==> design/flow/design.v <==
`timescale 1ns / 1ps
module Rx (
    input  logic        clk_fpga,   
    input  logic        reset,      
    input  logic        RxD,       
    output logic [7:0]  RxData,
    output logic        data_valid      
);
    parameter int clk_freq    = 100_000_000;
    parameter int baud_rate   = 115200;
    parameter int div_sample  = 4;    
    parameter int div_counter = clk_freq / (baud_rate * div_sample);
    parameter int mid_sample  = div_sample / 2;
    parameter int div_bit     = 10;   
    typedef enum logic {IDLE=0, RECEIVING=1} state_t;
    state_t state, nextstate;
    logic [3:0]  bit_counter;         
    logic [1:0]  sample_counter;      
    logic [13:0] baudrate_counter;    
    logic [9:0]  rxshift_reg;         
    logic shift;
    logic clear_bitcounter, inc_bitcounter;
    logic clear_samplecounter, inc_samplecounter;
    assign RxData = rxshift_reg[8:1];    
    always_ff @(posedge clk_fpga or posedge reset) begin
        if (reset) begin
            state            <= IDLE;
            bit_counter      <= '0;
            sample_counter   <= '0;
            baudrate_counter <= '0;
            rxshift_reg      <= '0;
            data_valid       <= 1'b0;
        end else begin
            data_valid <= 1'b0;     
            baudrate_counter <= baudrate_counter + 1;
            if (baudrate_counter >= div_counter - 1) begin
                baudrate_counter <= 0;
                state <= nextstate;
                if (shift)
                    rxshift_reg <= {RxD, rxshift_reg[9:1]};
                if (clear_samplecounter)
                    sample_counter <= 0;
                else if (inc_samplecounter)
                    sample_counter <= sample_counter + 1;
                if (clear_bitcounter)
                    bit_counter <= 0;
                else if (inc_bitcounter)
                    bit_counter <= bit_counter + 1;
                if (state == RECEIVING &&
                    bit_counter == div_bit - 1 &&
                    sample_counter == div_sample - 1) begin
                    data_valid <= 1'b1;
                end
            end
        end
    end
    always_comb begin
        shift               = 1'b0;
        clear_samplecounter = 1'b0;
        inc_samplecounter   = 1'b0;
        clear_bitcounter    = 1'b0;
        inc_bitcounter      = 1'b0;
        nextstate           = state;
        case (state)
            IDLE: begin
                if (!RxD) begin
                    nextstate           = RECEIVING;
                    clear_bitcounter    = 1'b1;
                    clear_samplecounter = 1'b1;
                end
            end
            RECEIVING: begin
                nextstate = RECEIVING;
                if (sample_counter == mid_sample - 1)
                    shift = 1'b1;
                if (sample_counter == div_sample - 1) begin
                    inc_bitcounter     = 1'b1;
                    clear_samplecounter= 1'b1;
                    if (bit_counter == div_bit - 1)
                        nextstate = IDLE;
                end else begin
                    inc_samplecounter = 1'b1;
                end
            end
            default: nextstate = IDLE;
        endcase
    end
endmodule
module Tx #(
    parameter integer CLOCK_FREQ = 100_000_000,
    parameter integer BAUD_RATE  = 115200
) (
    input  logic        clk,
    input  logic        reset,
    input  logic        ready,       
    input  logic [7:0]  tx_data,
    output logic        TxD,
    output logic        tdre         
);
    localparam integer CYCLES_PER_BIT = (CLOCK_FREQ + BAUD_RATE - 1) / BAUD_RATE;  
    localparam integer BAUD_MAX       = (CYCLES_PER_BIT > 0) ? (CYCLES_PER_BIT - 1) : 0;
    localparam integer BAUD_CNT_WIDTH = $clog2(BAUD_MAX + 1);
    typedef enum logic [1:0] {
        S_MARK,    
        S_START,   
        S_DATA,    
        S_STOP     
    } state_t;
    state_t state, next_state;
    logic [7:0] txbuff;
    logic [2:0] bit_count;
    logic [BAUD_CNT_WIDTH-1:0] baud_count;
    logic ready_sync;
    always_ff @(posedge clk or posedge reset) begin
        if (reset)
            ready_sync <= 1'b0;
        else
            ready_sync <= ready;
    end
    always_ff @(posedge clk or posedge reset) begin
        if (reset)
            state <= S_MARK;
        else
            state <= next_state;
    end
    always_comb begin
        next_state = state;
        case (state)
            S_MARK: begin
                if (ready_sync && tdre)
                    next_state = S_START;
            end
            S_START: begin
                if (baud_count == BAUD_MAX)
                    next_state = S_DATA;
            end
            S_DATA: begin
                if ((baud_count == BAUD_MAX) && (bit_count == 3'd7))
                    next_state = S_STOP;
            end
            S_STOP: begin
                if (baud_count == BAUD_MAX)
                    next_state = S_MARK;
            end
            default: next_state = S_MARK;
        endcase
    end
    always_ff @(posedge clk or posedge reset) begin
        if (reset) begin
            TxD        <= 1'b1;
            tdre       <= 1'b1;
            baud_count <= '0;
            bit_count  <= '0;
            txbuff     <= '0;
        end else begin
            case (state)
                S_MARK: begin
                    TxD        <= 1'b1;
                    baud_count <= '0;
                    bit_count  <= '0;
                    if (ready_sync && tdre) begin
                        txbuff <= tx_data;   
                        tdre   <= 1'b0;      
                    end else begin
                        tdre   <= 1'b1;      
                    end
                end
                S_START: begin
                    TxD <= 1'b0;  
                    if (baud_count == BAUD_MAX) begin
                        baud_count <= '0;
                    end else begin
                        baud_count <= baud_count + 1;
                    end
                end
                S_DATA: begin
                    TxD <= txbuff[0];  
                    if (baud_count == BAUD_MAX) begin
                        baud_count <= '0;
                        txbuff    <= {1'b0, txbuff[7:1]};
                        bit_count <= bit_count + 1;
                    end else begin
                        baud_count <= baud_count + 1;
                    end
                end
                S_STOP: begin
                    TxD <= 1'b1;  
                    if (baud_count == BAUD_MAX) begin
                        baud_count <= '0;
                        tdre       <= 1'b1;  
                    end else begin
                        baud_count <= baud_count + 1;
                    end
                end
                default: begin
                    TxD        <= 1'b1;
                    tdre       <= 1'b1;
                    baud_count <= '0;
                    bit_count  <= '0;
                end
            endcase
        end
    end
endmodule
`timescale 1ns / 1ps
module command_parser (
    input  logic clk,
    input  logic reset,
    input  logic [7:0] rx_byte,
    input  logic       rx_valid,
    input  logic       cmd_ack,
    output logic       cmd_ready,
    output logic       seq_sel,    
    output logic [7:0] n_value
);
    typedef enum logic [2:0] {
        S_WAIT_LETTER,
        S_WAIT_COMMA,
        S_WAIT_NUM1,
        S_WAIT_LF,
        S_DONE
    } pstate_t;
    pstate_t state;
    logic [7:0] tens;
    logic       got_two_digits;
    assign cmd_ready = (state == S_DONE);
    always_ff @(posedge clk or posedge reset) begin
        if (reset) begin
            state          <= S_WAIT_LETTER;
            seq_sel        <= 1'b0;
            n_value        <= 8'd0;
            tens           <= 8'd0;
            got_two_digits <= 1'b0;
        end else begin
            if (cmd_ack && state == S_DONE) begin
                state <= S_WAIT_LETTER;
            end else if (rx_valid) begin
                unique case (state)
                    S_WAIT_LETTER: begin
                        if (rx_byte == "P") begin
                            seq_sel <= 1'b0;
                            state   <= S_WAIT_COMMA;
                        end else if (rx_byte == "M") begin
                            seq_sel <= 1'b1;
                            state   <= S_WAIT_COMMA;
                        end else begin
                            state <= S_WAIT_LETTER;  
                        end
                    end
                    S_WAIT_COMMA: begin
                        if (rx_byte == ",")
                            state <= S_WAIT_NUM1;
                        else
                            state <= S_WAIT_LETTER;  
                    end
                    S_WAIT_NUM1: begin
                        if (rx_byte >= "0" && rx_byte <= "9") begin
                            tens           <= rx_byte - "0";
                            got_two_digits <= 1'b0;
                            state          <= S_WAIT_LF;
                        end else begin
                            state <= S_WAIT_LETTER;
                        end
                    end
                    S_WAIT_LF: begin
                        if (rx_byte >= "0" && rx_byte <= "9") begin
                            n_value        <= (tens * 10) + (rx_byte - "0");
                            got_two_digits <= 1'b1;
                        end else if (rx_byte == "\n" || rx_byte == 8'h0D) begin
                            if (!got_two_digits)
                                n_value <= tens;
                            state <= S_DONE;
                        end
                    end
                    S_DONE: begin
                        state <= S_DONE;
                    end
                    default: state <= S_WAIT_LETTER;
                endcase
            end
        end
    end
endmodule
`timescale 1ns / 1ps
module padovan_unit (
    input  logic        clk,
    input  logic        reset,
    input  logic        start,
    input  logic [7:0]  n,
    output logic [31:0] result,
    output logic        done
);
    typedef enum logic [1:0] {IDLE, INIT, LOOP, FINISH} state_t;
    state_t state;
    logic [31:0] p0, p1, p2;
    logic [7:0]  i;
    always_ff @(posedge clk or posedge reset) begin
        if (reset) begin
            state  <= IDLE;
            result <= 32'd0;
            done   <= 1'b0;
        end else begin
            done <= 1'b0;
            case (state)
                IDLE: begin
                    if (start)
                        state <= INIT;
                end
                INIT: begin
                    p0 <= 32'd1;
                    p1 <= 32'd1;
                    p2 <= 32'd1;
                    i  <= 8'd3;
                    if (n == 0 || n == 1 || n == 2) begin
                        result <= 32'd1;
                        state  <= FINISH;
                    end else begin
                        state <= LOOP;
                    end
                end
                LOOP: begin
                    if (i <= n) begin
                        logic [31:0] new_p;
                        new_p = p0 + p1;
                        p0 <= p1;
                        p1 <= p2;
                        p2 <= new_p;
                        i  <= i + 1;
                        if (i == n) begin
                            result <= new_p;
                            state  <= FINISH;
                        end
                    end
                end
                FINISH: begin
                    done  <= 1'b1;
                    state <= IDLE;
                end
            endcase
        end
    end
endmodule
`timescale 1ns / 1ps
module moser_unit (
    input  logic        clk,
    input  logic        reset,
    input  logic        start,
    input  logic [7:0]  n,
    output logic [31:0] result,
    output logic        done
);
    typedef enum logic [1:0] {IDLE, RUN, FINISH} state_t;
    state_t state;
    logic [7:0]  n_work;
    logic [31:0] acc;
    logic [2:0]  pos;
    always_ff @(posedge clk or posedge reset) begin
        if (reset) begin
            state  <= IDLE;
            result <= 32'd0;
            done   <= 1'b0;
        end else begin
            done <= 1'b0;
            case (state)
                IDLE: begin
                    if (start) begin
                        if (n == 0) begin
                            result <= 32'd0;
                            state  <= FINISH;
                        end else begin
                            n_work <= n;
                            acc    <= 32'd0;
                            pos    <= 3'd0;
                            state  <= RUN;
                        end
                    end
                end
                RUN: begin
                    if (n_work != 0) begin
                        acc    <= acc | ({31'd0, n_work[0]} << {pos, 1'b0});
                        pos    <= pos + 3'd1;
                        n_work <= n_work >> 1;
                    end else begin
                        result <= acc;
                        state  <= FINISH;
                    end
                end
                FINISH: begin
                    done  <= 1'b1;
                    state <= IDLE;
                end
            endcase
        end
    end
endmodule
`timescale 1ns / 1ps
module top_cmd_uart #(
    parameter integer CLOCK_FREQ = 100_000_000,
    parameter integer BAUD_RATE  = 115200
)(
    input  logic       clk,
    input  logic       reset,
    input  logic       RxD,
    output logic       TxD,
    output logic [7:0] led
);
    logic [7:0] rx_byte;
    logic       rx_valid;
    Rx #(
        .clk_freq  (CLOCK_FREQ),
        .baud_rate (BAUD_RATE)
    ) u_rx (
        .clk_fpga   (clk),
        .reset      (reset),
        .RxD        (RxD),
        .RxData     (rx_byte),
        .data_valid (rx_valid)
    );
    logic [7:0] tx_data;
    logic       tx_start;
    logic       tx_free;
    Tx #(
        .CLOCK_FREQ (CLOCK_FREQ),
        .BAUD_RATE  (BAUD_RATE)
    ) u_tx (
        .clk    (clk),
        .reset  (reset),
        .ready  (tx_start),
        .tx_data(tx_data),
        .TxD    (TxD),
        .tdre   (tx_free)
    );
    logic       cmd_ready;
    logic       seq_sel;      
    logic [7:0] n_value;
    logic       cmd_ack;
    command_parser u_parser (
        .clk      (clk),
        .reset    (reset),
        .rx_byte  (rx_byte),
        .rx_valid (rx_valid),
        .cmd_ack  (cmd_ack),
        .cmd_ready(cmd_ready),
        .seq_sel  (seq_sel),
        .n_value  (n_value)
    );
    logic        pad_start, pad_done;
    logic [31:0] pad_res;
    padovan_unit u_pad (
        .clk    (clk),
        .reset  (reset),
        .start  (pad_start),
        .n      (n_value),
        .result (pad_res),
        .done   (pad_done)
    );
    logic        mos_start, mos_done;
    logic [31:0] mos_res;
    moser_unit u_mos (
        .clk    (clk),
        .reset  (reset),
        .start  (mos_start),
        .n      (n_value),
        .result (mos_res),
        .done   (mos_done)
    );
    typedef enum logic [2:0] {
        S_WAIT_CMD,
        S_START_CALC,
        S_WAIT_CALC,
        S_SEND_B0,
        S_SEND_B1,
        S_SEND_B2,
        S_SEND_B3
    } main_state_t;
    main_state_t state;
    logic [31:0] result_reg;
    logic        tx_wait;    
    assign cmd_ack = (state == S_START_CALC);
    assign pad_start = (state == S_START_CALC) && (cmd_ready) && (seq_sel == 1'b0);
    assign mos_start = (state == S_START_CALC) && (cmd_ready) && (seq_sel == 1'b1);
    assign led = rx_byte;
    always_ff @(posedge clk or posedge reset) begin
        if (reset) begin
            state    <= S_WAIT_CMD;
            tx_data  <= 8'd0;
            tx_start <= 1'b0;
            result_reg <= 32'd0;
            tx_wait  <= 1'b0;
        end else begin
            tx_start <= 1'b0;  
            if (tx_wait && !tx_free)
                tx_wait <= 1'b0;
            case (state)
                S_WAIT_CMD: begin
                    if (cmd_ready) begin
                        state <= S_START_CALC;
                    end
                end
                S_START_CALC: begin
                    state <= S_WAIT_CALC;
                end
                S_WAIT_CALC: begin
                    if (!seq_sel && pad_done) begin
                        result_reg <= pad_res;
                        state      <= S_SEND_B0;
                    end else if (seq_sel && mos_done) begin
                        result_reg <= mos_res;
                        state      <= S_SEND_B0;
                    end
                end
                S_SEND_B0: begin
                    if (tx_free && !tx_wait) begin
                        tx_data  <= result_reg[31:24];
                        tx_start <= 1'b1;
                        tx_wait  <= 1'b1;
                        state    <= S_SEND_B1;
                    end
                end
                S_SEND_B1: begin
                    if (tx_free && !tx_wait) begin
                        tx_data  <= result_reg[23:16];
                        tx_start <= 1'b1;
                        tx_wait  <= 1'b1;
                        state    <= S_SEND_B2;
                    end
                end
                S_SEND_B2: begin
                    if (tx_free && !tx_wait) begin
                        tx_data  <= result_reg[15:8];
                        tx_start <= 1'b1;
                        tx_wait  <= 1'b1;
                        state    <= S_SEND_B3;
                    end
                end
                S_SEND_B3: begin
                    if (tx_free && !tx_wait) begin
                        tx_data  <= result_reg[7:0];
                        tx_start <= 1'b1;
                        tx_wait  <= 1'b1;
                        state    <= S_WAIT_CMD;  
                    end
                end
                default: state <= S_WAIT_CMD;
            endcase
        end
    end
endmodule
==> design/flow/run.sh <==
#!/bin/bash
# the make line also repeats each setting of config.mk as NAME=value (left out here)
make -C /OpenROAD-flow-scripts/flow DESIGN_CONFIG=/design/flow/config.mk WORK_HOME=/design/flow/orfs CLKGATE_MAP_FILE= finish
==> design/flow/config.mk <==
export PLATFORM = sky130hd
export DESIGN_NAME = top_cmd_uart
export DESIGN_NICKNAME = top_cmd_uart
export VERILOG_FILES = /design/flow/design.v
export SDC_FILE = /design/flow/constraint.sdc
export NUM_CORES = 4
export LEC_CHECK = 0
export CAP_MARGIN = 20
export CORE_MARGIN = 2
export CORE_UTILIZATION = 40
export SETUP_SLACK_MARGIN = 1.1
export SLEW_MARGIN = 20
==> design/flow/constraint.sdc <==
create_clock -name core_clock -period 4.05 [get_ports {clk}]
set_input_delay 0.8100 -clock core_clock [delete_from_list [all_inputs] [get_ports {clk}]]
set_output_delay 0.8100 -clock core_clock [all_outputs]
set_load 0.01 [all_outputs]
==> results of run 1 <==
through the flow:
step / instances / TNS (ns) / util / instance area [um^2] / setup WS, ns
after floorplan: 1353 / -50.07 / - / 14700 / -0.481
after global placement: 1782 / 0 / 0.422 / 15300 / 1.09
after detailed placement: 1782 / 0 / 0.422 / 15300 / 1.06
after CTS: 1849 / 0 / 0.455 / 16500 / 1.15
after global routing: 1851 / 0 / 0.456 / 16600 / 1.11
final: 1851 / 0 / 0.456 / 16600 / 1.24
layout make-up:
cell class | count | share of cell area
clock buffers | 49 | 0.0640
inverters | 64 | 0.0147
multi-input cells | 920 | 0.365
well taps | 468 | 0.0353
flip-flops and latches | 303 | 0.495
clock inverters | 15 | 0.00686
repair buffers | 32 | 0.0192
timing repair:
action,4_1_cts,5_1_grt
cloned,0,0
pin swaps,1,2
endpoints found under the setup margin,43,16
gates resized,2,6
buffers inserted,3,2
layer usage:
layer	routed length [um]	vias up	part of all wire
li1	-	4789	-
met1	14700	4792	0.48
met2	14200	171	0.46
met3	1260	55	0.041
met4	817	0	0.026
met5	0	-	0
==> flow report, run 1 <==
==============================================================================
Run status ...................................................... complete, no violations
Number of global-route vias before repair .......................         9835
Maximum number of pins on one net before global-route repair ....           91
Final critical delay including setup and external delays ........      2.81 ns
Area fraction in xor and xnor cells .............................       0.0358
Hold WC Path Type ...............................................   reg -> reg
Clock tree sinks ................................................          303
Max Buffers Root-to-Sink ........................................            3
Startpoint of the tightest hold check path ...................... tx_start$_DFF_PP0_
Cell types with the largest area share after synthesis .......... dfrtp_1 (29%), edfxtp_1 (25%), ha_1 (6.2%)
Worst reg2reg endpoint .......................................... u_parser.n_value[7]$_DFFE_PP0P_
Synth-to-Final Area Change ......................................        12.9%
Top cell type by total area after synthesis .....................      dfrtp_1
First-pass iteration count of the detailed router ...............            5
Combinational power .............................................       539 uW
Post-route DRC violation count ..................................            0
Mean instance size in the synthesized netlist ...................    10.9 um^2
Worst path top cell family by delay .............................  adder cells
Power of the clock network ......................................      3.18 mW
Post-Syn Area ...................................................   14700 um^2
Post-cts hold buffer count ......................................            0
Routability congestion estimate .................................        0.883
Clock network power share .......................................        0.447
Hold worst-path end ............................................. u_tx.ready_sync$_DFF_PP0_
Cell count after synthesis ......................................         1348
Gr busiest metal ................................................         met2
Most frequent cell on the critical path .........................         ha_1
Share of Yosys cell area claimed by the top area cell type ......        0.295
Root buf cell ...................................................    clkbuf_16
Type of element capturing the critical path .....................         flop
Initial antenna violation count .................................            0
Distinct lib cells used .........................................           63
Number of top-level pins ........................................           12
Least-Margin Pin Slew ...........................................      1.03 ns
Starting utilization of the core area ...........................        0.404
Critical Path Source ............................................ u_parser.tens[1]$_DFFE_PP0P_
RSZ-0062 raised after global routing ............................           no
CTS tree ........................................................        built
Count of input and output buffers ...............................           11
Setup slack on the worst flop-to-flop path ......................      1.24 ns
Worst-path fanout max ...........................................            2
Internal cell power .............................................      5.43 mW
Minimum hold slack ..............................................     0.345 ns
Max Transition Viols Final ......................................            0
Cell with the largest stage delay on the worst path .............         fa_1
Global-route track usage on met2 ................................        0.268
Vias per cell ...................................................         5.30
Combinational gate area .........................................    6060 um^2
Global route total overflow .....................................            0
Via total after detailed routing ................................         9807
Number of cells on the worst reg-to-reg path ....................           11
Final hold violations ...........................................            0
Biggest consumer ................................................    registers
Number of nets in the finished design ...........................         1436
Count of standard-cell rows .....................................           70
Post-Synth Adder-Cell Area ......................................       0.0663
Dominant kind of combinational cell ............................. simple AND/OR/NAND/NOR gates
Core outline area ...............................................   36300 um^2
Met1 Use GR .....................................................        0.233
Worst vdd ir ....................................................     0.426 mV
Latency at later pin ............................................      0.51 ns
Warning count from the yosys run ................................            6
H-tree depth reported by CTS ....................................            2
Crit. path cell count ...........................................           11
Startpoint-to-endpoint class of the critical path ...............   reg -> reg
Top post-synthesis cells by count ............................... dfrtp_1 (173), nor2_1 (125), edfxtp_1 (123)
P_leak ..........................................................      6.81 nW
Proportion of synthesized chip area in sequential cells .........        0.559
Max frequency ...................................................    0.356 GHz
Nature of the critical path startpoint ..........................         flop
Series of cell instances along the critical path ................ ha_1 -> ha_1 -> fa_1 -> ha_1 -> ha_1 -> inv_1 -> o21bai_1 -> a21oi_2 -> xnor2_1 -> nand2_1 -> a31oi_1
Comb pwr share ..................................................        0.076
Compound-Gate Fraction of Synth Area ............................        0.132
Fraction of power spent switching nets ..........................        0.235
Relative contribution of sequential cells to total power ........        0.477
PD cells ........................................................  428 nW/um^2
Area taken by flip-flops and latches ............................    8210 um^2
Drt total wl ....................................................      30.9 mm
Synthesized registers ...........................................          303
Clock transition at the registers of the reported paths .........      0.06 ns
N_diodes ........................................................            0
PnR Total Power .................................................      7.10 mW
Worst path bufs/invs ............................................            1
Number of filler instances in the final layout ..................         3380
YS chip area ....................................................   14700 um^2
Max Cap Violations ..............................................            0
Vertical extent of the die ......................................       196 um
Final setup vio count ...........................................            0
Worst clock skew ................................................    0.0118 ns
Global routing met3 resource utilization ........................       0.0282
Total CTS buffers ...............................................           36
Per-cell routed wire length .....................................      16.7 um
Count of instantiated cells in the yosys netlist ................         1348
Wire length of the first global-routing pass ....................      51.8 mm
Worst EP required ...............................................      4.48 ns
Multiplexer share of the synthesized area .......................       0.0230
Overall chip area ...............................................   38300 um^2
Period utilization ..............................................        0.694
Setup crit end .................................................. u_parser.n_value[7]$_DFFE_PP0P_
Simple-gate share of the synthesized area .......................        0.148
Count of antenna-violating nets left after detailed routing .....            0
Hold-critical path depth ........................................            0
Tool warnings ...................................................           35
Half-perimeter wire length after placement ......................      21.3 mm
Origin of the critical flop-to-flop path ........................ u_parser.tens[1]$_DFFE_PP0P_
Tot GR Track Use ................................................        0.167
Slowest stage delay, CP .........................................      0.46 ns
Number of enable-type register cells in the synthesized netlist .          123
First-iteration detailed-routing DRC count ......................          669
Die X ...........................................................       196 um
Top cell type by instance count after synthesis .................      dfrtp_1
Switching power of the nets .....................................      1.67 mW
Seq group .......................................................      3.39 mW
Worst slew margin relative to its limit .........................        0.305
CP Data Arrival Time ............................................      3.24 ns
Asr flop ratio synth ............................................        0.594
Dominant flop cell ..............................................      dfrtp_1
==============================================================================
==> run 2: changes to the inputs <==
- CORE_UTILIZATION: 40 -> 58
- CTS_CLUSTER_SIZE: unset -> 41
- SETUP_SLACK_MARGIN: 1.1 -> 0.57
- clock period: 4.05 -> 5.39 ns (I/O delays scaled with it)
==> flow report, run 2 <==
==============================================================================
Worst clock skew ................................................    0.0145 ns   +0.00268 ns
Wire length of the first global-routing pass ....................      48.8 mm   -5.9%
Multiplexer share of the synthesized area .......................       0.0230   unchanged
H-tree depth reported by CTS ....................................            2   unchanged
N_diodes ........................................................            0   unchanged
Worst-path fanout max ...........................................           13   +11
Critical Path Source ............................................ u_pad.i[4]$_SDFFCE_PN0P_
YS chip area ....................................................   14700 um^2   unchanged
Max Transition Viols Final ......................................            0   unchanged
Switching power of the nets .....................................      1.19 mW   -29%
Relative contribution of sequential cells to total power ........        0.497   +0.020
Final hold violations ...........................................            0   unchanged
Final critical delay including setup and external delays ........      3.19 ns   +0.381 ns
Crit. path cell count ...........................................            7   -4
Warning count from the yosys run ................................            6   unchanged
Period utilization ..............................................        0.592   -0.102
Overall chip area ...............................................   26600 um^2   -30%
Total CTS buffers ...............................................           34   -5.6%
Number of cells on the worst reg-to-reg path ....................            7   -4
Worst slew margin relative to its limit .........................        0.316   +0.0115
Power of the clock network ......................................      2.19 mW   -31%
Fraction of power spent switching nets ..........................        0.231   -0.00415
Startpoint of the tightest hold check path ...................... tx_start$_DFF_PP0_
Area fraction in xor and xnor cells .............................       0.0358   unchanged
Clock tree sinks ................................................          303   unchanged
Setup crit end .................................................. u_pad.result[15]$_DFFE_PP0P_
Starting utilization of the core area ...........................        0.587   +0.183
Combinational gate area .........................................    6020 um^2   -0.64%
Post-route DRC violation count ..................................            0   unchanged
Worst reg2reg endpoint .......................................... u_pad.result[15]$_DFFE_PP0P_
Top cell type by total area after synthesis .....................      dfrtp_1
Hold worst-path end ............................................. u_tx.ready_sync$_DFF_PP0_
Core outline area ...............................................   25000 um^2   -31%
Count of standard-cell rows .....................................           58   -17%
Asr flop ratio synth ............................................        0.594   unchanged
Post-Synth Adder-Cell Area ......................................       0.0663   unchanged
Run status ...................................................... complete, no violations
Share of Yosys cell area claimed by the top area cell type ......        0.295   unchanged
Per-cell routed wire length .....................................      17.3 um   +3.4%
Dominant flop cell ..............................................      dfrtp_1
Vias per cell ...................................................         5.68   +7.3%
Top cell type by instance count after synthesis .................      dfrtp_1
Final setup vio count ...........................................            0   unchanged
Max Cap Violations ..............................................            0   unchanged
Cell with the largest stage delay on the worst path .............       nor2_1
Mean instance size in the synthesized netlist ...................    10.9 um^2   unchanged
Max frequency ...................................................    0.313 GHz   -12%
Startpoint-to-endpoint class of the critical path ...............   reg -> reg
Tool warnings ...................................................           38   +8.6%
Slowest stage delay, CP .........................................      0.80 ns   +0.34 ns
CP Data Arrival Time ............................................      3.58 ns   +0.34 ns
Vertical extent of the die ......................................       163 um   -17%
Cell types with the largest area share after synthesis .......... dfrtp_1 (29%), edfxtp_1 (25%), ha_1 (6.2%)
Post-Syn Area ...................................................   14700 um^2   unchanged
CTS tree ........................................................        built
Number of filler instances in the final layout ..................         2021   -40%
Setup slack on the worst flop-to-flop path ......................      2.20 ns   +0.96 ns
Root buf cell ...................................................    clkbuf_16
Clock transition at the registers of the reported paths .........      0.06 ns   about the same
Maximum number of pins on one net before global-route repair ....          156   +71%
Count of instantiated cells in the yosys netlist ................         1348   unchanged
First-iteration detailed-routing DRC count ......................          897   +34%
Worst path bufs/invs ............................................            1   unchanged
Least-Margin Pin Slew ...........................................      1.02 ns   -0.00647 ns
Count of antenna-violating nets left after detailed routing .....            0   unchanged
Via total after detailed routing ................................         9658   -1.5%
First-pass iteration count of the detailed router ...............            8   +3
Series of cell instances along the critical path ................ ha_1 -> nand4_1 -> o21ai_0 -> a21boi_1 -> inv_1 -> nor2_1 -> mux2_2
Latency at later pin ............................................      0.51 ns   about the same
Number of buffers inserted to repair setup after CTS ............            0   -3
Synth-to-Final Area Change ......................................        9.97%
Minimum hold slack ..............................................     0.353 ns   +0.00810 ns
Synthesized registers ...........................................          303   unchanged
Top post-synthesis cells by count ............................... dfrtp_1 (173), nor2_1 (125), edfxtp_1 (123)
Origin of the critical flop-to-flop path ........................ u_pad.i[4]$_SDFFCE_PN0P_
Half-perimeter wire length after placement ......................      19.7 mm   -7.4%
Max Buffers Root-to-Sink ........................................            3   unchanged
Worst vdd ir ....................................................     0.248 mV   -42%
Dominant kind of combinational cell ............................. simple AND/OR/NAND/NOR gates
Nature of the critical path startpoint ..........................         flop
Biggest consumer ................................................    registers
Initial antenna violation count .................................            0   unchanged
Internal cell power .............................................      3.95 mW   -27%
Clock network power share .......................................        0.426   -0.021
Number of nets in the finished design ...........................         1423   -0.91%
RSZ-0062 raised after global routing ............................           no
Global route total overflow .....................................            0   unchanged
Number of enable-type register cells in the synthesized netlist .          123   unchanged
Post-cts hold buffer count ......................................            0   unchanged
Hold-critical path depth ........................................            0   unchanged
Drt total wl ....................................................      29.4 mm   -5.0%
Comb pwr share ..................................................        0.078   +0.002
Count of input and output buffers ...............................           11   unchanged
Sum of negative setup slack .....................................         0 ns   unchanged
Tot GR Track Use ................................................        0.228   +0.0613
Simple-gate share of the synthesized area .......................        0.148   unchanged
Combinational power .............................................       399 uW   -26%
Worst path top cell family by delay ............................. simple AND/OR/NAND/NOR gates
Seq group .......................................................      2.55 mW   -25%
Number of global-route vias before repair .......................         9446   -4.0%
PD cells ........................................................  318 nW/um^2   -26%
Type of element capturing the critical path .....................         flop
Proportion of synthesized chip area in sequential cells .........        0.559   unchanged
Routability congestion estimate .................................        0.878   -0.61%
Die X ...........................................................       163 um   -17%
Number of top-level pins ........................................           12   unchanged
Hold WC Path Type ...............................................   reg -> reg
Post-cts sizing count ...........................................            0   -2
Worst EP required ...............................................      5.78 ns   +1.30 ns
Distinct lib cells used .........................................           63   unchanged
Compound-Gate Fraction of Synth Area ............................        0.132   unchanged
Cell count after synthesis ......................................         1348   unchanged
P_leak ..........................................................      6.68 nW   -2.0%
Area taken by flip-flops and latches ............................    8210 um^2   unchanged
==============================================================================
## run 2: per-stage QoR
step / instance area (um^2) / worst slack, ns / utilization / cells / power, mW
finish: 16200 / 2.20 / 0.645 / 1699 / 5.14
global route: 16200 / 2.02 / 0.645 / 1699 / 5.35
CTS: 16200 / 2.29 / 0.645 / 1699 / 5.20
detailed placement: 15100 / 2.13 / 0.603 / 1638 / 3.00
global placement: 15100 / 2.16 / 0.603 / 1638 / 2.99
floorplan: 14700 / 0.756 / - / 1353 / 2.89
## run 2: layout make-up
type | count | area share
flip-flops and latches | 303 | 0.508
multi-input cells | 920 | 0.373
clock buffers | 54 | 0.0611
well taps | 330 | 0.0256
inverters | 64 | 0.0151
repair buffers | 21 | 0.0138
clock inverters | 7 | 0.00387
## run 2: routing by layer
metal	routed length, um	vias to the layer above	track usage
li1	-	4763	-
met1	14300	4692	0.338
met2	13500	161	0.354
met3	958	42	0.0356
met4	578	0	0.0599
met5	0	-	0
==> run 3: changes to the inputs <==
- ABC_AREA: unset -> 1
- CAP_MARGIN: 20 -> 25
- CELL_PAD_IN_SITES_DETAIL_PLACEMENT: unset -> 0
- CORE_UTILIZATION: 58 -> 72
- CTS_CLUSTER_DIAMETER: unset -> 400
- CTS_CLUSTER_SIZE: 41 -> unset
- GPL_ROUTABILITY_DRIVEN: unset -> 1
- GPL_TIMING_DRIVEN: unset -> 1
- MAX_ROUTING_LAYER: unset -> met5
- PLACE_DENSITY: unset -> 0.41
- SETUP_SLACK_MARGIN: 0.57 -> -0.16
- SLEW_MARGIN: 20 -> 30
- clock period: 5.39 -> 2.25 ns (I/O delays scaled with it)
==> flow report, run 3 <==
==============================================================================
Final hold violations ...........................................            0   unchanged
Dominant kind of combinational cell ............................. simple AND/OR/NAND/NOR gates
P_leak ..........................................................      8.79 nW   +32%
Post-layout instance count excluding filler cells ...............         2185   +29%
Tot GR Track Use ................................................        0.302   +0.0739
Per-cell routed wire length .....................................      15.5 um   -10%
Hold worst-path end ............................................. u_tx.ready_sync$_DFF_PP0_
Final setup vio count ...........................................            6   +6
Compound-Gate Fraction of Synth Area ............................       0.0898   -0.0426
Nature of the critical path startpoint ..........................         flop
Comb pwr share ..................................................        0.095   +0.017
Sum of negative setup slack .....................................     -1.00 ns   -1.00 ns
Post-Syn Area ...................................................   15600 um^2   +6.2%
Number of cells on the worst reg-to-reg path ....................           14   +7
Hold WC Path Type ...............................................   reg -> reg
Worst vdd ir ....................................................     0.797 mV   +220%
Initial antenna violation count .................................            0   unchanged
Post-Place Cells ................................................         2125   +30%
Series of cell instances along the critical path ................ ha_4 -> ha_4 -> fa_2 -> ha_4 -> ha_4 -> nand2_1 -> nand2_1 -> nand2_1 -> nand2_1 -> inv_1 -> nand2_1 -> nand3_1 -> nand2_1 -> nand2_1
Top cell type by instance count after synthesis .................      nand2_1
Half-perimeter wire length after placement ......................      23.5 mm   +19%
Run status ...................................................... complete, but fails checks
Worst-path fanout max ...........................................            4   -9
Cell types with the largest area share after synthesis .......... dfrtp_1 (28%), edfxtp_1 (24%), nand2_1 (12%)
First-pass iteration count of the detailed router ...............            7   -1
PD cells ........................................................  702 nW/um^2   +120%
Startpoint-to-endpoint class of the critical path ...............   reg -> reg
Die X ...........................................................       151 um   -7.3%
Least-Margin Pin Slew ...........................................     0.714 ns   -0.307 ns
Combinational power .............................................      1.16 mW   +190%
Starting utilization of the core area ...........................        0.738   +0.151
Via total after detailed routing ................................        12200   +26%
Final critical delay including setup and external delays ........      2.58 ns   -0.615 ns
N_diodes ........................................................            0   unchanged
Clock transition at the registers of the reported paths .........      0.06 ns   about the same
Seq group .......................................................      6.03 mW   +140%
Critical Path Source ............................................ u_parser.tens[1]$_DFFE_PP0P_
Routability congestion estimate .................................        0.943   +7.4%
Util after Layout ...............................................        0.819   +0.173
Mean instance size in the synthesized netlist ...................    8.45 um^2   -22%
Synth-to-Final Area Change ......................................        11.0%
Final setup margin ..............................................    -0.325 ns   -2.53 ns
First-iteration detailed-routing DRC count ......................          910   +1.4%
Distinct lib cells used .........................................           49   -22%
Post-route DRC violation count ..................................            0   unchanged
Area fraction in xor and xnor cells .............................      0.00842   -0.0273
Maximum number of pins on one net before global-route repair ....           76   -51%
Number of enable-type register cells in the synthesized netlist .          123   unchanged
Proportion of synthesized chip area in sequential cells .........        0.526   -0.0327
CTS tree ........................................................        built
Max Buffers Root-to-Sink ........................................            3   unchanged
Origin of the critical flop-to-flop path ........................ u_parser.tens[1]$_DFFE_PP0P_
Worst slew margin relative to its limit .........................        0.523   +0.207
Setup slack on the worst flop-to-flop path ......................     -0.33 ns   -2.53 ns
Checks that blocked a clean result .............................. setup timing
Minimum hold slack ..............................................     0.342 ns   -0.0111 ns
Share of Yosys cell area claimed by the top area cell type ......        0.277   -0.0173
Vias per cell ...................................................         5.57   -2.0%
Asr flop ratio synth ............................................        0.594   unchanged
Total CTS buffers ...............................................           30   -12%
Post-Synth Adder-Cell Area ......................................       0.0624   -0.00388
Max Transition Viols Final ......................................            0   unchanged
Most frequent cell on the critical path .........................      nand2_1
YS chip area ....................................................   15600 um^2   +6.2%
Core outline area ...............................................   21200 um^2   -16%
Biggest consumer ................................................    registers
Count of antenna-violating nets left after detailed routing .....            0   unchanged
Worst path top cell family by delay .............................  adder cells
Number of top-level pins ........................................           12   unchanged
Overall chip area ...............................................   22900 um^2   -14%
Crit. path cell count ...........................................           14   +7
Worst path bufs/invs ............................................            1   unchanged
Count of standard-cell rows .....................................           53   -8.6%
Tool warnings ...................................................           39   +2.6%
Hold-critical path depth ........................................            0   unchanged
Simple-gate share of the synthesized area .......................        0.212   +0.0644
Number of global-route vias before repair .......................        11600   +22%
Cell count after synthesis ......................................         1846   +37%
Top cell type by total area after synthesis .....................      dfrtp_1
Type of element capturing the critical path .....................         flop
Vertical extent of the die ......................................       151 um   -7.3%
Warning count from the yosys run ................................            6   unchanged
Worst clock skew ................................................    0.0196 ns   +0.00508 ns
Setup crit end .................................................. u_parser.n_value[7]$_DFFE_PP0P_
Count of instantiated cells in the yosys netlist ................         1846   +37%
Multiplexer share of the synthesized area .......................      0.00136   -0.0216
Power of the clock network ......................................      4.98 mW   +130%
Number of nets in the finished design ...........................         1965   +38%
Synthesized registers ...........................................          303   unchanged
Drt total wl ....................................................      33.9 mm   +15%
Root buf cell ...................................................    clkbuf_16
Clock tree sinks ................................................          303   unchanged
RSZ-0062 raised after global routing ............................          yes
Relative contribution of sequential cells to total power ........        0.496   about the same
Cell with the largest stage delay on the worst path .............         fa_2
Max Cap Violations ..............................................            0   unchanged
Clock network power share .......................................        0.409   -0.017
Internal cell power .............................................      9.27 mW   +130%
Wire length of the first global-routing pass ....................      55.4 mm   +14%
Startpoint of the tightest hold check path ...................... tx_start$_DFF_PP0_
Latency at later pin ............................................      0.56 ns   +0.05 ns
Worst EP required ...............................................      2.69 ns   -3.09 ns
Max frequency ...................................................    0.388 GHz   +24%
H-tree depth reported by CTS ....................................            1   -1
Switching power of the nets .....................................      2.90 mW   +140%
PnR Total Power .................................................      12.2 mW   +140%
Fraction of power spent switching nets ..........................        0.238   +0.00701
Dominant flop cell ..............................................      dfrtp_1
Period utilization ..............................................         1.14   +0.553
Global route total overflow .....................................            0   unchanged
Top post-synthesis cells by count ............................... nand2_1 (515), inv_1 (337), dfrtp_1 (173)
CP Data Arrival Time ............................................      3.01 ns   -0.57 ns
Count of input and output buffers ...............................           11   unchanged
Worst reg2reg endpoint .......................................... u_parser.n_value[7]$_DFFE_PP0P_
Slowest stage delay, CP .........................................      0.58 ns   -0.22 ns
==============================================================================
[run 3: layer usage]
| metal | routed length, um | vias up | GRT usage |
|---|---|---|---|
| li1 | - | 5949 | - |
| met1 | 14700 | 5824 | 0.414 |
| met2 | 16500 | 340 | 0.510 |
| met3 | 1910 | 63 | 0.0467 |
| met4 | 757 | 0 | 0.0776 |
| met5 | 0 | - | 0 |
[run 3: layout make-up]
cell class | count | area [um^2]
well taps | 275 | 344
clock buffers | 50 | 927
flip-flops and latches | 303 | 8210
fillers | 1341 | 3830
repair buffers | 50 | 507
clock inverters | 6 | 57.6
multi-input cells | 1153 | 5960
inverters | 348 | 1310
[run 3: stage by stage]
stage	setup slack, ns	cell area, um^2
floorplan	-0.503	15700
global placement	-0.330	16200
detailed placement	-0.353	16200
CTS	-0.320	17300
global route	-0.417	17300
finish	-0.325	17300
[run 3: repair_timing]
action / in CTS / in global routing
hold buffers: 0 / 0
resized: 5 / 11
pin swaps: 7 / 4
setup buffers: 1 / 3
endpoints found under the setup margin: 3 / 10
==> run 4: changes to the inputs <==
- ABC_AREA: 1 -> unset
- CAP_MARGIN: 25 -> 20
- CELL_PAD_IN_SITES_DETAIL_PLACEMENT: 0 -> unset
- CTS_CLUSTER_DIAMETER: 400 -> unset
- CTS_CLUSTER_SIZE: unset -> 32
- GPL_ROUTABILITY_DRIVEN: 1 -> unset
- GPL_TIMING_DRIVEN: 1 -> unset
- MAX_ROUTING_LAYER: met5 -> unset
- PLACE_DENSITY: 0.41 -> unset
- PLACE_DENSITY_LB_ADDON: unset -> 0.02
- SETUP_SLACK_MARGIN: -0.16 -> 0.74
- SLEW_MARGIN: 30 -> 20
- clock period: 2.25 -> 2.59 ns (I/O delays scaled with it)
==> flow report, run 4 <==
==============================================================================
Stage at which the run stopped .................................. global routing (5_1_grt)
Synthesized registers ...........................................          303   unchanged
Tot GR Track Use ................................................        0.925
Routability congestion estimate .................................        0.934   -0.92%
Cell types with the largest area share after synthesis .......... dfrtp_1 (29%), edfxtp_1 (25%), ha_1 (6.2%)
Simple-gate share of the synthesized area .......................        0.148   -0.0644
Post-Place Cells ................................................         1621   -24%
Vertical extent of the die ......................................       147 um   -2.9%
Asr flop ratio synth ............................................        0.594   unchanged
Run status ...................................................... aborted with a tool error
Top cell type by total area after synthesis .....................      dfrtp_1
Total CTS buffers ...............................................           30   unchanged
Area fraction in xor and xnor cells .............................       0.0358   +0.0273
Post-Syn Area ...................................................   14700 um^2   -5.9%
Proportion of synthesized chip area in sequential cells .........        0.559   +0.0327
YS chip area ....................................................   14700 um^2   -5.9%
Count of standard-cell rows .....................................           52   -1.9%
Max Buffers Root-to-Sink ........................................            3   unchanged
Core outline area ...............................................   20100 um^2   -5.0%
Distinct lib cells used .........................................           63   +29%
Number of top-level pins ........................................           12   unchanged
Starting utilization of the core area ...........................        0.731   -0.00697
Dominant flop cell ..............................................      dfrtp_1
Compound-Gate Fraction of Synth Area ............................        0.132   +0.0426
Top post-synthesis cells by count ............................... dfrtp_1 (173), nor2_1 (125), edfxtp_1 (123)
Setup slack after placement .....................................    -0.101 ns   +0.252 ns
H-tree depth reported by CTS ....................................            1   unchanged
Overall chip area ...............................................   21600 um^2   -5.7%
Mean instance size in the synthesized netlist ...................    10.9 um^2   +29%
Global route total overflow .....................................         1086
Post-Synth Adder-Cell Area ......................................       0.0663   +0.00388
Share of Yosys cell area claimed by the top area cell type ......        0.295   +0.0173
Multiplexer share of the synthesized area .......................       0.0230   +0.0216
Die X ...........................................................       147 um   -2.9%
Clock tree sinks ................................................          303   unchanged
Number of enable-type register cells in the synthesized netlist .          123   unchanged
Top cell type by instance count after synthesis .................      dfrtp_1
Post-cts hold buffer count ......................................            0   unchanged
Dominant kind of combinational cell ............................. simple AND/OR/NAND/NOR gates
Count of instantiated cells in the yosys netlist ................         1348   -27%
Warning count from the yosys run ................................            6   unchanged
Half-perimeter wire length after placement ......................      20.6 mm   -13%
Err ............................................................. [ERROR GRT-0232] Routing congestion too high. Check the congestion heatmap in the GUI.
Root buf cell ...................................................    clkbuf_16
Cell count after synthesis ......................................         1348   -27%
Count of input and output buffers ...............................           11   unchanged
==============================================================================
-- run 4: stage by stage --
stage / setup TNS, ns / hold slack (ns) / utilization / instance area [um^2]
2_1_floorplan: -241.85 / 0.331 / - / 15200
3_5_place_dp: -0.248 / 0.341 / 0.783 / 15700
3_3_place_gp: -0.0741 / 0.333 / 0.783 / 15700
4_1_cts: 0 / 0.365 / 0.926 / 18600
-- run 4: repair_timing --
action | CTS
pin swaps | 60
setup buffers | 72
cloned | 15
endpoints found under the setup margin | 247
resized | 183
-- run 4: metal layers --
layer | GRT usage | overflow
met1 | 0.883 | 5
met2 | 1.15 | 759
met3 | 0.706 | 5
met4 | 1.05 | 315
met5 | 0.223 | 2
==> run 5: changes to the inputs <==
- CAP_MARGIN: 20 -> 15
- CELL_PAD_IN_SITES_GLOBAL_PLACEMENT: unset -> 2
- CORE_MARGIN: 2 -> 6
- CORE_UTILIZATION: 72 -> 50
- CTS_CLUSTER_DIAMETER: unset -> 294
- CTS_CLUSTER_SIZE: 32 -> 13
- GPL_ROUTABILITY_DRIVEN: unset -> 0
- GPL_TIMING_DRIVEN: unset -> 0
- MAX_ROUTING_LAYER: unset -> met5
- MIN_ROUTING_LAYER: unset -> met2
- PLACE_DENSITY_LB_ADDON: 0.02 -> unset
- SETUP_SLACK_MARGIN: 0.74 -> 0.29
- TNS_END_PERCENT: unset -> 75
- clock period: 2.59 -> 5.05 ns (I/O delays scaled with it)
==> flow report, run 5 <==
==============================================================================
Run status ...................................................... complete, no violations
Asr flop ratio synth ............................................        0.594   unchanged
PnR Total Power .................................................      5.14 mW
Internal cell power .............................................      3.87 mW
Count of instantiated cells in the yosys netlist ................         1348   unchanged
Number of cells on the worst reg-to-reg path ....................            9
Post-cts hold buffer count ......................................            0   unchanged
Maximum number of pins on one net before global-route repair ....           34
Number of global-route vias before repair .......................        15400
H-tree depth reported by CTS ....................................            1   unchanged
Cell with the largest stage delay on the worst path .............    a2111oi_0
Compound-Gate Fraction of Synth Area ............................        0.132   unchanged
CTS tree ........................................................        built
Clock network power share .......................................        0.376
Wire length of the first global-routing pass ....................      53.1 mm
Standard cell area after detailed placement .....................   15600 um^2   -1.2%
Starting utilization of the core area ...........................        0.511   -0.220
Number of enable-type register cells in the synthesized netlist .          123   unchanged
Util after Layout ...............................................        0.567
Clock transition at the registers of the reported paths .........      0.06 ns
Cell types with the largest area share after synthesis .......... dfrtp_1 (29%), edfxtp_1 (25%), ha_1 (6.2%)
Worst clock skew ................................................    0.0228 ns
Crit. path cell count ...........................................            9
Post-layout instance count excluding filler cells ...............         1814
First-pass iteration count of the detailed router ...............            6
Post-Synth Adder-Cell Area ......................................       0.0663   unchanged
Max Cap Violations ..............................................            0
Combinational gate area .........................................    6010 um^2
Die X ...........................................................       183 um   +25%
Setup crit end .................................................. u_pad.p2[27]$_DFFE_PP_
Final setup vio count ...........................................            0
Dominant flop cell ..............................................      dfrtp_1
Final hold violations ...........................................            0
Final critical delay including setup and external delays ........      3.89 ns
Relative contribution of sequential cells to total power ........        0.528
Post-cts sizing count ...........................................            0   -100%
Share of Yosys cell area claimed by the top area cell type ......        0.295   unchanged
Tool warnings ...................................................           36
Count of standard-cell rows .....................................           62   +19%
First-iteration detailed-routing DRC count ......................         1679
Number of buffers inserted to repair setup after CTS ............            0   -100%
Slowest stage delay, CP .........................................      1.16 ns
Post-Syn Area ...................................................   14700 um^2   unchanged
Startpoint-to-endpoint class of the critical path ...............   reg -> reg
Vertical extent of the die ......................................       183 um   +25%
Combinational power .............................................       496 uW
Critical Path Source ............................................ u_pad.p1[6]$_SDFFCE_PN0P_
Via total after detailed routing ................................        13700
Area taken by flip-flops and latches ............................    8210 um^2
P_leak ..........................................................      6.70 nW
Seq group .......................................................      2.71 mW
Latency at later pin ............................................      0.56 ns
Worst reg2reg endpoint .......................................... u_pad.p2[27]$_DFFE_PP_
YS chip area ....................................................   14700 um^2   unchanged
Number of filler instances in the final layout ..................         2509
Warning count from the yosys run ................................            6   unchanged
Count of input and output buffers ...............................           11   unchanged
Top cell type by total area after synthesis .....................      dfrtp_1
Worst-path fanout max ...........................................            8
CP Data Arrival Time ............................................      4.17 ns
Synth-to-Final Area Change ......................................        11.1%
Worst vdd ir ....................................................     0.287 mV
Fraction of power spent switching nets ..........................        0.246
Least-Margin Pin Slew ...........................................      1.25 ns
Overall chip area ...............................................   33600 um^2   +56%
Tot GR Track Use ................................................        0.287
Hold WC Path Type ...............................................   reg -> reg
Root buf cell ...................................................    clkbuf_16
Worst EP required ...............................................      5.32 ns
Proportion of synthesized chip area in sequential cells .........        0.559   unchanged
Multiplexer share of the synthesized area .......................       0.0230   unchanged
Comb pwr share ..................................................        0.096
Cell count after synthesis ......................................         1348   unchanged
Series of cell instances along the critical path ................ ha_1 -> clkbuf_1 -> nand2_1 -> nor3_1 -> o21ai_0 -> a2111oi_0 -> o21ai_0 -> xor2_1 -> nor2_1
Biggest consumer ................................................    registers
Synthesized registers ...........................................          303   unchanged
Drt total wl ....................................................      32.7 mm
Top post-synthesis cells by count ............................... dfrtp_1 (173), nor2_1 (125), edfxtp_1 (123)
Area of all placed cells without fillers ........................   16300 um^2
Total CTS buffers ...............................................           27   -10%
Startpoint of the tightest hold check path ...................... tx_start$_DFF_PP0_
Simple-gate share of the synthesized area .......................        0.148   unchanged
Max Buffers Root-to-Sink ........................................            3   unchanged
Dominant kind of combinational cell ............................. simple AND/OR/NAND/NOR gates
Number of top-level pins ........................................           12   unchanged
Switching power of the nets .....................................      1.26 mW
Half-perimeter wire length after placement ......................      23.4 mm   +14%
Max frequency ...................................................    0.257 GHz
Worst slew margin relative to its limit .........................        0.145
Worst path bufs/invs ............................................            1
Nature of the critical path startpoint ..........................         flop
Count of antenna-violating nets left after detailed routing .....            0
Mean instance size in the synthesized netlist ...................    10.9 um^2   unchanged
Most frequent cell on the critical path .........................      o21ai_0
Area fraction in xor and xnor cells .............................       0.0358   unchanged
Number of nets in the finished design ...........................         1488
Per-cell routed wire length .....................................      18.0 um
Worst path top cell family by delay ............................. AND-OR/OR-AND gates
Hold-critical path depth ........................................            0
Origin of the critical flop-to-flop path ........................ u_pad.p1[6]$_SDFFCE_PN0P_
Core outline area ...............................................   28800 um^2   +43%
Distinct lib cells used .........................................           63   unchanged
Post-route DRC violation count ..................................            0
Vias per cell ...................................................         7.55
Global route total overflow .....................................            0
Max Transition Viols Final ......................................            0
Power of the clock network ......................................      1.93 mW
PD cells ........................................................  315 nW/um^2
Initial antenna violation count .................................            0
RSZ-0062 raised after global routing ............................           no
Top cell type by instance count after synthesis .................      dfrtp_1
Type of element capturing the critical path .....................         flop
Period utilization ..............................................        0.771
Hold worst-path end ............................................. u_tx.ready_sync$_DFF_PP0_
Setup slack on the worst flop-to-flop path ......................      1.16 ns
Post-Place Cells ................................................         1764   +8.8%
Clock tree sinks ................................................          303   unchanged
==============================================================================
==> run 5: per-layer routing <==
layer  wire length, um  GRT usage
met1                 0          -
met2             17200      0.339
met5               140     0.0800
met3             13900      0.413
met4              1440     0.0333
==> run 5: metrics by stage <==
stage | hold slack, ns | setup WS, ns | TNS (ns)
finish | 0.347 | 1.16 | 0
global route | 0.361 | 1.21 | 0
CTS | 0.351 | 1.46 | 0
detailed placement | 0.337 | 1.48 | 0
global placement | 0.335 | -1.28 | -136.46
floorplan | 0.331 | 0.416 | 0
==> run 5: area by class of cell <==
type                            instances  share of cell area
Sequential cell                       303               0.503
Multi-Input combinational cell        920               0.368
Clock buffer                           48              0.0462
Tap cell                              384              0.0294
Timing Repair Buffer                   27              0.0202
Buffer                                 66              0.0176
Inverter                               64              0.0149
Clock inverter                          1            0.000690
Antenna cell                            1            0.000153
==> run 6: changes to the inputs <==
- CAP_MARGIN: 15 -> 20
- CELL_PAD_IN_SITES_DETAIL_PLACEMENT: unset -> 2
- CELL_PAD_IN_SITES_GLOBAL_PLACEMENT: 2 -> unset
- CORE_MARGIN: 6 -> 2
- CORE_UTILIZATION: 50 -> 54
- CTS_CLUSTER_DIAMETER: 294 -> unset
- CTS_CLUSTER_SIZE: 13 -> 40
- GPL_TIMING_DRIVEN: 0 -> unset
- HOLD_SLACK_MARGIN: unset -> 0.09
- MAX_ROUTING_LAYER: met5 -> unset
- MIN_ROUTING_LAYER: met2 -> unset
- PLACE_DENSITY_LB_ADDON: unset -> 0.21
- SETUP_SLACK_MARGIN: 0.29 -> unset
- clock period: 5.05 -> 5.82 ns (I/O delays scaled with it)
==> flow report, run 6 <==
==============================================================================
Vertical extent of the die ......................................       169 um   -7.9%
Share of Yosys cell area claimed by the top area cell type ......        0.295   unchanged
Cell count after synthesis ......................................         1348   unchanged
Post-Syn Area ...................................................   14700 um^2   unchanged
Run status ...................................................... aborted with a tool error
Overall chip area ...............................................   28500 um^2   -15%
Dominant kind of combinational cell ............................. simple AND/OR/NAND/NOR gates
YS chip area ....................................................   14700 um^2   unchanged
Number of top-level pins ........................................           12   unchanged
Asr flop ratio synth ............................................        0.594   unchanged
Warning count from the yosys run ................................            6   unchanged
Setup slack after placement .....................................      2.18 ns   +0.699 ns
Standard cell area after detailed placement .....................   15100 um^2   -3.0%
Err ............................................................. [ERROR DPL-0033] detailed placement checks failed during check placement.
Compound-Gate Fraction of Synth Area ............................        0.132   unchanged
Post-Place Cells ................................................         1647   -6.6%
Dominant flop cell ..............................................      dfrtp_1
Simple-gate share of the synthesized area .......................        0.148   unchanged
Proportion of synthesized chip area in sequential cells .........        0.559   unchanged
Half-perimeter wire length after placement ......................      35.5 mm   +52%
Top post-synthesis cells by count ............................... dfrtp_1 (173), nor2_1 (125), edfxtp_1 (123)
Stage at which the run stopped .................................. clock tree synthesis (4_1_cts)
Mean instance size in the synthesized netlist ...................    10.9 um^2   unchanged
Top cell type by instance count after synthesis .................      dfrtp_1
Post-Synth Adder-Cell Area ......................................       0.0663   unchanged
Starting utilization of the core area ...........................        0.548   +0.0377
Core outline area ...............................................   26800 um^2   -6.9%
Number of enable-type register cells in the synthesized netlist .          123   unchanged
Cell types with the largest area share after synthesis .......... dfrtp_1 (29%), edfxtp_1 (25%), ha_1 (6.2%)
Count of instantiated cells in the yosys netlist ................         1348   unchanged
Synthesized registers ...........................................          303   unchanged
Die X ...........................................................       169 um   -7.9%
Distinct lib cells used .........................................           63   unchanged
Count of standard-cell rows .....................................           60   -3.2%
Top cell type by total area after synthesis .....................      dfrtp_1
Multiplexer share of the synthesized area .......................       0.0230   unchanged
Count of input and output buffers ...............................           11   unchanged
Area fraction in xor and xnor cells .............................       0.0358   unchanged
==============================================================================
==> run 7: changes to the inputs <==
- CELL_PAD_IN_SITES_DETAIL_PLACEMENT: 2 -> unset
- CORE_ASPECT_RATIO: unset -> 1.1
- CORE_MARGIN: 2 -> 8
- CORE_UTILIZATION: 54 -> 41
- CTS_CLUSTER_SIZE: 40 -> 25
- GPL_TIMING_DRIVEN: unset -> 1
- HOLD_SLACK_MARGIN: 0.09 -> unset
- PLACE_DENSITY_LB_ADDON: 0.21 -> 0.19
- SLEW_MARGIN: 20 -> 40
- TNS_END_PERCENT: 75 -> unset
- clock period: 5.82 -> 5.43 ns (I/O delays scaled with it)
==> flow report, run 7 <==
==============================================================================
PD cells ........................................................  312 nW/um^2
Startpoint of the tightest hold check path ...................... tx_start$_DFF_PP0_
Post-layout instance count excluding filler cells ...............         1856
Number of cells on the worst reg-to-reg path ....................            8
Series of cell instances along the critical path ................ ha_1 -> nand3_1 -> nor3_1 -> o21ai_0 -> a2111oi_0 -> o21ai_0 -> xor2_1 -> nor2_1
Sum of negative setup slack .....................................         0 ns
Maximum number of pins on one net before global-route repair ....          103
Hold-critical path depth ........................................            0
Number of enable-type register cells in the synthesized netlist .          123   unchanged
P_leak ..........................................................      6.71 nW
Total CTS buffers ...............................................           34
Post-Syn Area ...................................................   14700 um^2   unchanged
Power of the clock network ......................................      2.18 mW
Count of input and output buffers ...............................           11   unchanged
Worst clock skew ................................................    0.0162 ns
Period utilization ..............................................        0.561
Core outline area ...............................................   35200 um^2   +31%
Worst reg2reg endpoint .......................................... u_pad.p2[27]$_DFFE_PP_
Number of nets in the finished design ...........................         1428
Combinational gate area .........................................    6030 um^2
Type of element capturing the critical path .....................         flop
Post-cts hold buffer count ......................................            0
Synth-to-Final Area Change ......................................        11.6%
Drt total wl ....................................................      30.1 mm
Worst EP required ...............................................      5.68 ns
Synthesized registers ...........................................          303   unchanged
Number of buffers inserted to repair setup after CTS ............            0
Warning count from the yosys run ................................            6   unchanged
Proportion of synthesized chip area in sequential cells .........        0.559   unchanged
Root buf cell ...................................................    clkbuf_16
Area fraction in xor and xnor cells .............................       0.0358   unchanged
Number of filler instances in the final layout ..................         3291
Worst path bufs/invs ............................................            0
Relative contribution of sequential cells to total power ........        0.495
Global route total overflow .....................................            0
Startpoint-to-endpoint class of the critical path ...............   reg -> reg
Count of antenna-violating nets left after detailed routing .....            0
Dominant flop cell ..............................................      dfrtp_1
Half-perimeter wire length after placement ......................      20.7 mm   -42%
Number of top-level pins ........................................           12   unchanged
Vias per cell ...................................................         5.18
CTS tree ........................................................        built
Setup crit end .................................................. u_pad.p2[27]$_DFFE_PP_
Comb pwr share ..................................................        0.079
N_diodes ........................................................            0
Number of global-route vias before repair .......................         9778
Nature of the critical path startpoint ..........................         flop
Max Cap Violations ..............................................            0
Most frequent cell on the critical path .........................      o21ai_0
Latency at later pin ............................................      0.52 ns
Overall chip area ...............................................   42200 um^2   +48%
Post-route DRC violation count ..................................            0
Asr flop ratio synth ............................................        0.594   unchanged
Cell count after synthesis ......................................         1348   unchanged
Tool warnings ...................................................           36
Simple-gate share of the synthesized area .......................        0.148   unchanged
Count of standard-cell rows .....................................           72   +20%
Initial antenna violation count .................................            0
Post-Place Cells ................................................         1794   +8.9%
Cell types with the largest area share after synthesis .......... dfrtp_1 (29%), edfxtp_1 (25%), ha_1 (6.2%)
First-pass iteration count of the detailed router ...............            5
Top cell type by instance count after synthesis .................      dfrtp_1
Hold WC Path Type ...............................................   reg -> reg
Combinational power .............................................       401 uW
Worst slew margin relative to its limit .........................        0.501
Clock network power share .......................................        0.426
Least-Margin Pin Slew ...........................................     0.729 ns
Via total after detailed routing ................................         9622
First-iteration detailed-routing DRC count ......................          543
Max Buffers Root-to-Sink ........................................            3
Run status ...................................................... complete, no violations
Clock tree sinks ................................................          303
Per-cell routed wire length .....................................      16.2 um
Seq group .......................................................      2.53 mW
Setup slack on the worst flop-to-flop path ......................      2.38 ns
Area taken by flip-flops and latches ............................    8210 um^2
Multiplexer share of the synthesized area .......................       0.0230   unchanged
Switching power of the nets .....................................      1.22 mW
Worst path top cell family by delay ............................. AND-OR/OR-AND gates
Worst-path fanout max ...........................................            5
Fraction of power spent switching nets ..........................        0.239
H-tree depth reported by CTS ....................................            2
Biggest consumer ................................................    registers
Final hold violations ...........................................            0
Dominant kind of combinational cell ............................. simple AND/OR/NAND/NOR gates
Post-Synth Adder-Cell Area ......................................       0.0663   unchanged
Max Transition Viols Final ......................................            0
Post-cts sizing count ...........................................            0
CP Data Arrival Time ............................................      3.30 ns
PnR Total Power .................................................      5.11 mW
Worst vdd ir ....................................................     0.289 mV
Hold worst-path end ............................................. u_tx.ready_sync$_DFF_PP0_
Top cell type by total area after synthesis .....................      dfrtp_1
Compound-Gate Fraction of Synth Area ............................        0.132   unchanged
YS chip area ....................................................   14700 um^2   unchanged
Slowest stage delay, CP .........................................      0.76 ns
Critical Path Source ............................................ u_pad.p1[8]$_SDFFCE_PN0P_
Max frequency ...................................................    0.328 GHz
Die X ...........................................................       196 um   +16%
Final critical delay including setup and external delays ........      3.05 ns
Distinct lib cells used .........................................           63   unchanged
Tot GR Track Use ................................................        0.145
RSZ-0062 raised after global routing ............................           no
Internal cell power .............................................      3.89 mW
Starting utilization of the core area ...........................        0.417   -0.131
Cell with the largest stage delay on the worst path .............    a2111oi_0
Origin of the critical flop-to-flop path ........................ u_pad.p1[8]$_SDFFCE_PN0P_
Top post-synthesis cells by count ............................... dfrtp_1 (173), nor2_1 (125), edfxtp_1 (123)
Vertical extent of the die ......................................       215 um   +27%
Clock transition at the registers of the reported paths .........      0.06 ns
Final setup vio count ...........................................            0
Share of Yosys cell area claimed by the top area cell type ......        0.295   unchanged
Crit. path cell count ...........................................            8
Mean instance size in the synthesized netlist ...................    10.9 um^2   unchanged
Count of instantiated cells in the yosys netlist ................         1348   unchanged
Wire length of the first global-routing pass ....................      50.6 mm
==============================================================================
==> run 7: metrics by stage <==
step	hold WS, ns	area, um^2	setup WS [ns]	utilization
finish	0.348	16400	2.38	0.465
global route	0.378	16400	2.20	0.465
CTS	0.352	16400	2.39	0.465
detailed placement	0.339	15300	2.26	0.436
global placement	0.337	15300	2.11	0.434
floorplan	0.331	14700	0.796	-
==> run 7: area by class of cell <==
| type | instances | share of cell area |
|---|---|---|
| flip-flops and latches | 303 | 0.501 |
| multi-input cells | 920 | 0.368 |
| clock buffers | 48 | 0.0569 |
| well taps | 481 | 0.0367 |
| repair buffers | 26 | 0.0161 |
| inverters | 64 | 0.0149 |
| clock inverters | 14 | 0.00710 |
==> run 7: per-layer routing <==
| layer | up-vias | GRT usage | routed length, um |
|---|---|---|---|
| li1 | 4770 | - | - |
| met1 | 4666 | 0.187 | 13700 |
| met2 | 135 | 0.247 | 14800 |
| met3 | 51 | 0.0228 | 949 |
| met4 | 0 | 0.0412 | 664 |
| met5 | - | 0 | 0 |
==> run 8: changes to the inputs <==
- CORE_ASPECT_RATIO: 1.1 -> unset
- CORE_MARGIN: 8 -> 2
- CORE_UTILIZATION: 41 -> 72
- CTS_CLUSTER_SIZE: 25 -> 18
- GPL_ROUTABILITY_DRIVEN: 0 -> unset
- GPL_TIMING_DRIVEN: 1 -> unset
- PLACE_DENSITY_LB_ADDON: 0.19 -> unset
- SETUP_SLACK_MARGIN: unset -> -0.22
- SLEW_MARGIN: 40 -> 20
- clock period: 5.43 -> 2.27 ns (I/O delays scaled with it)
==> flow report, run 8 <==
===========================================================================
Met1 Use GR ..................................................        0.440   +0.253
Setup crit end ............................................... u_pad.p2[19]$_DFFE_PP_
H-tree depth reported by CTS .................................            1   -1
Max Buffers Root-to-Sink .....................................            3   unchanged
Seq group ....................................................      5.98 mW   +140%
Final setup margin ...........................................    -0.556 ns   -2.94 ns
Number of cells on the worst reg-to-reg path .................           10   +2
Top post-synthesis cells by count ............................ dfrtp_1 (173), nor2_1 (125), edfxtp_1 (123)
Synth-to-Final Area Change ...................................        24.8%
Post-Syn Area ................................................   14700 um^2   unchanged
Cell count after synthesis ...................................         1348   unchanged
Worst EP required ............................................      2.59 ns   -3.09 ns
Post-layout instance count excluding filler cells ............         1806   -2.7%
Top cell type by total area after synthesis ..................      dfrtp_1
Asr flop ratio synth .........................................        0.594   unchanged
Tool warnings ................................................           40   +11%
Count of antenna-violating nets left after detailed routing ..            0   unchanged
Wire length of the first global-routing pass .................      57.8 mm   +14%
Multiplexer share of the synthesized area ....................       0.0230   unchanged
Cell with the largest stage delay on the worst path ..........     edfxtp_1
Clock network power share ....................................        0.431   +0.005
Critical Path Source ......................................... u_pad.p1[9]$_SDFFCE_PN0P_
Half-perimeter wire length after placement ...................      22.9 mm   +10%
Fraction of power spent switching nets .......................        0.239   about the same
N_diodes .....................................................            0   unchanged
Internal cell power ..........................................      9.79 mW   +150%
Origin of the critical flop-to-flop path ..................... u_pad.p1[9]$_SDFFCE_PN0P_
Number of filler instances in the final layout ...............          787   -76%
Simple-gate share of the synthesized area ....................        0.148   unchanged
Worst reg2reg endpoint ....................................... u_pad.p2[19]$_DFFE_PP_
First-iteration detailed-routing DRC count ...................         1287   +140%
Worst-path fanout max ........................................            3   -2
Worst vdd ir .................................................      1.18 mV   +310%
Run status ................................................... complete, but fails checks
Comb pwr share ...............................................        0.104   +0.025
Proportion of synthesized chip area in sequential cells ......        0.559   unchanged
Total CTS buffers ............................................           31   -8.8%
Worst clock skew .............................................    0.0125 ns   -0.00368 ns
Global route total overflow ..................................            0   unchanged
PD cells .....................................................  702 nW/um^2   +130%
Nature of the critical path startpoint .......................         flop
Setup slack on the worst flop-to-flop path ...................     -0.56 ns   -2.94 ns
Vias per cell ................................................         6.50   +25%
Max Cap Violations ...........................................            0   unchanged
Least-Margin Pin Slew ........................................     0.712 ns   -0.0175 ns
Startpoint-to-endpoint class of the critical path ............   reg -> reg
P_leak .......................................................      7.73 nW   +15%
Post-cts hold buffer count ...................................            0   unchanged
Checks that blocked a clean result ........................... setup timing
Tot GR Track Use .............................................        0.337   +0.192
Share of Yosys cell area claimed by the top area cell type ...        0.295   unchanged
Final setup vio count ........................................          173   +173
Number of nets in the finished design ........................         1590   +11%
Worst slew margin relative to its limit ......................        0.525   +0.0237
CP Data Arrival Time .........................................      3.15 ns   -0.15 ns
Clock transition at the registers of the reported paths ......      0.07 ns   about the same
Final hold violations ........................................            0   unchanged
Post-route DRC violation count ...............................            0   unchanged
Hold WC Path Type ............................................   reg -> reg
YS chip area .................................................   14700 um^2   unchanged
Via total after detailed routing .............................        11700   +22%
Sum of negative setup slack ..................................    -37.91 ns   -37.91 ns
Dominant kind of combinational cell .......................... simple AND/OR/NAND/NOR gates
Per-cell routed wire length ..................................      23.1 um   +42%
Switching power of the nets ..................................      3.08 mW   +150%
Util after Layout ............................................        0.912   +0.446
Combinational power ..........................................      1.34 mW   +230%
Count of standard-cell rows ..................................           52   -28%
Core outline area ............................................   20100 um^2   -43%
Synthesized registers ........................................          303   unchanged
Mean instance size in the synthesized netlist ................    10.9 um^2   unchanged
Slowest stage delay, CP ......................................      0.51 ns   -0.25 ns
Global-route track usage on met2 .............................        0.588   +0.341
Drt total wl .................................................      41.6 mm   +38%
Startpoint of the tightest hold check path ................... u_mos.state[1]$_DFF_PP0_
CTS tree .....................................................        built
Number of top-level pins .....................................           12   unchanged
Hold-critical path depth .....................................            0   unchanged
Max frequency ................................................    0.354 GHz   +7.8%
Distinct lib cells used ......................................           63   unchanged
Number of global-route vias before repair ....................        11500   +18%
Hold worst-path end .......................................... u_mos.done$_DFF_PP0_
Period utilization ...........................................         1.25   +0.684
Worst path top cell family by delay .......................... AND-OR/OR-AND gates
Dominant flop cell ...........................................      dfrtp_1
Relative contribution of sequential cells to total power .....        0.464   -0.031
Worst path bufs/invs .........................................            2   +2
Gr busiest metal .............................................         met2
Crit. path cell count ........................................           10   +2
Die X ........................................................       147 um   -25%
Starting utilization of the core area ........................        0.731   +0.314
Top cell type by instance count after synthesis ..............      dfrtp_1
Setup slack after placement ..................................    -0.411 ns   -2.67 ns
Biggest consumer .............................................    registers
Maximum number of pins on one net before global-route repair .           61   -41%
Count of input and output buffers ............................           11   unchanged
Cell types with the largest area share after synthesis ....... dfrtp_1 (29%), edfxtp_1 (25%), ha_1 (6.2%)
First-pass iteration count of the detailed router ............            6   +1
Initial antenna violation count ..............................            1   +1
Area fraction in xor and xnor cells ..........................       0.0358   unchanged
Post-Place Cells .............................................         1737   -3.2%
===========================================================================
## run 8: layout make-up
class                   count  area [um^2]  area share
well taps                 270          338      0.0184
multi-input cells         920         6720       0.367
clock inverters            15          211      0.0115
flip-flops and latches    303         8210       0.448
repair buffers            191         1700      0.0929
clock buffers              43          902      0.0492
inverters                  64          246      0.0134
## run 8: timing repair
action	4_1_cts	5_1_grt
buffers inserted	2	20
resized	30	108
setup endpoints to repair	28	165
cloned	0	4
pin swaps	8	42
## run 8: metal layers
| layer | wire length [um] | up-vias |
|---|---|---|
| met5 | 11 | - |
| met4 | 2360 | 2 |
| met3 | 3310 | 205 |
| met2 | 20600 | 711 |
| met1 | 15400 | 5732 |
| li1 | - | 5098 |
## run 8: per-stage QoR
step / area (um^2) / hold slack (ns)
2_1_floorplan: 14800 / 0.331
3_3_place_gp: 16400 / 0.336
3_5_place_dp: 16400 / 0.340
4_1_cts: 17600 / 0.353
5_1_grt: 18300 / 0.400
6_report: 18300 / 0.398
Power is estimated from default activity; no workload was simulated.
